== build 2 ==
Design brain_m, start of the top module:
module brain_m(clk, rst, distance, mode, start, E, color, OE, shape);
Size in the first run: about 11000 cells after synthesis, about 2600 flip-flops, ~19 I/O pins.
Settings: LEC_CHECK=0, CAP_MARGIN=15, CELL_PAD_IN_SITES_GLOBAL_PLACEMENT=0, CORE_MARGIN=2, CORE_UTILIZATION=72, CTS_CLUSTER_DIAMETER=353, CTS_CLUSTER_SIZE=24, HOLD_SLACK_MARGIN=0.28, PLACE_DENSITY_LB_ADDON=0.01, SETUP_SLACK_MARGIN=-0.15, SLEW_MARGIN=25; clock period 3.67 ns.
run.sh (not shown) runs the stock make flow with config.mk's settings and CLKGATE_MAP_FILE=.
Nothing crashed in build 2 and all stages finished; the problem is that the final layout failed, the offending checks being negative setup slack.
[inputs] build 19 vs build 2
# build 2
export LEC_CHECK = 0
export CAP_MARGIN = 15
export CELL_PAD_IN_SITES_GLOBAL_PLACEMENT = 0
export CORE_MARGIN = 2
export CORE_UTILIZATION = 72
export CTS_CLUSTER_DIAMETER = 353
export CTS_CLUSTER_SIZE = 24
export HOLD_SLACK_MARGIN = 0.28
export PLACE_DENSITY_LB_ADDON = 0.01
export SETUP_SLACK_MARGIN = -0.15
export SLEW_MARGIN = 25
create_clock -name core_clock -period 3.67 [get_ports {clk}]
# build 19
export LEC_CHECK = 0
export ABC_AREA = 0
export CAP_MARGIN = 20
export CELL_PAD_IN_SITES_GLOBAL_PLACEMENT = 0
export CORE_MARGIN = 2
export CORE_UTILIZATION = 72
export CTS_CLUSTER_DIAMETER = 381
export HOLD_SLACK_MARGIN = 0.28
export PLACE_DENSITY_LB_ADDON = 0.08
export SETUP_SLACK_MARGIN = 1.52
export SLEW_MARGIN = 25
create_clock -name core_clock -period 5.26 [get_ports {clk}]
Findings:
- Build 19 closes out successfully: all stages finished, all timing, DRC and antenna checks passed.
- In build 19, the buffer count excluding the clock tree in the final layout came out about 33% below the value in build 2.
- Share of the clock period used by the worst path after layout, build 2 and build 19: lower on build 19
- Post-route worst hold slack: build 19 higher than build 2
- Summary: worst ir drop on vdd, build 19 better than build 2
- Post-cts sizing count in build 19 is 41 higher than in build 2
- Compared with build 2, in build 19 via count of the first global-routing pass shows an increase of about 3.7%; relative contribution of combinational cells to total power has decreased.
For build 85, these inputs were changed with respect to build 19:
# build 19
export LEC_CHECK = 0
export ABC_AREA = 0
export CAP_MARGIN = 20
export CELL_PAD_IN_SITES_GLOBAL_PLACEMENT = 0
export CORE_MARGIN = 2
export CORE_UTILIZATION = 72
export CTS_CLUSTER_DIAMETER = 381
export HOLD_SLACK_MARGIN = 0.28
export PLACE_DENSITY_LB_ADDON = 0.08
export SETUP_SLACK_MARGIN = 1.52
export SLEW_MARGIN = 25
create_clock -name core_clock -period 5.26 [get_ports {clk}]
# build 85
export LEC_CHECK = 0
export CAP_MARGIN = 20
export CORE_MARGIN = 2
export CORE_UTILIZATION = 72
export PLACE_DENSITY_LB_ADDON = 0.0
export SETUP_SLACK_MARGIN = 0.62
export SLEW_MARGIN = 20
create_clock -name core_clock -period 3.7 [get_ports {clk}]
==> comparison <==
In build 85 the implementation completed, yet the final layout does not meet the checks, the culprit being negative setup slack.
Build 85: biggest cell delay along the critical path 0.11 ns above build 19
Looking at total number of nets in the final design, build 85 sits about 2.3% above build 19.
In build 85, the net switching share of the total power came out 0.18 points above the value in build 19.
Against build 19, net switching power in build 85 came out worse.
The higher utilization after layout came out of build 85.
First-iteration DRC count: build 85 worse than build 19
Area taken by multi-input logic gates was higher in build 85 than in build 19.
Est. power | build 85 vs build 19 | build 85 higher
A destination of the critical timing path of iscu.remReg1[6]$_SDFFE_PP0N_ is what build 85 shows, while shape[1] belongs to build 19.
Input changes introduced in build 51 (baseline for comparison: build 85):
# build 85
export LEC_CHECK = 0
export CAP_MARGIN = 20
export CORE_MARGIN = 2
export CORE_UTILIZATION = 72
export PLACE_DENSITY_LB_ADDON = 0.0
export SETUP_SLACK_MARGIN = 0.62
export SLEW_MARGIN = 20
create_clock -name core_clock -period 3.7 [get_ports {clk}]
# build 51
export LEC_CHECK = 0
export CAP_MARGIN = 20
export CORE_MARGIN = 2
export CORE_UTILIZATION = 70
export PLACE_DENSITY_LB_ADDON = 0.0
export SETUP_SLACK_MARGIN = 1.38
export SLEW_MARGIN = 20
create_clock -name core_clock -period 5.59 [get_ports {clk}]
## What came out
Build 51 reached the end of the flow, and the finished layout is clean on the timing, DRC and antenna checks.
Looking at flip-flop and latch share of the layout cell area, build 51 sits above build 85.
Between build 51 and build 85, the maximum fanout encountered on the critical timing path is higher for build 85.
Build 51 against build 85; wire length is down by more than 10%.
Re global-route wire length before repair: build 51 and build 85 aren't equal, and the higher value belongs to build 85.
Cell count of the worst hold path in build 51 is 2 below build 85.
Comparing total routed wire length on the met1 layer for build 51 and build 85, the bigger number came from build 85.
Build 51: number of antenna violations at the first check in global routing lower than build 85
Any difference in number of placed instances, taps included between build 51 and build 85 is small enough to ignore.
Comparing build 51 and build 85, the higher critical path depth in cells is on build 85.
Looking at proportion of cell area spent on the clock network, build 51 sits 0.32 points higher than build 85 does.
Power figures rest on the tool's default switching activity, not on a simulated workload.
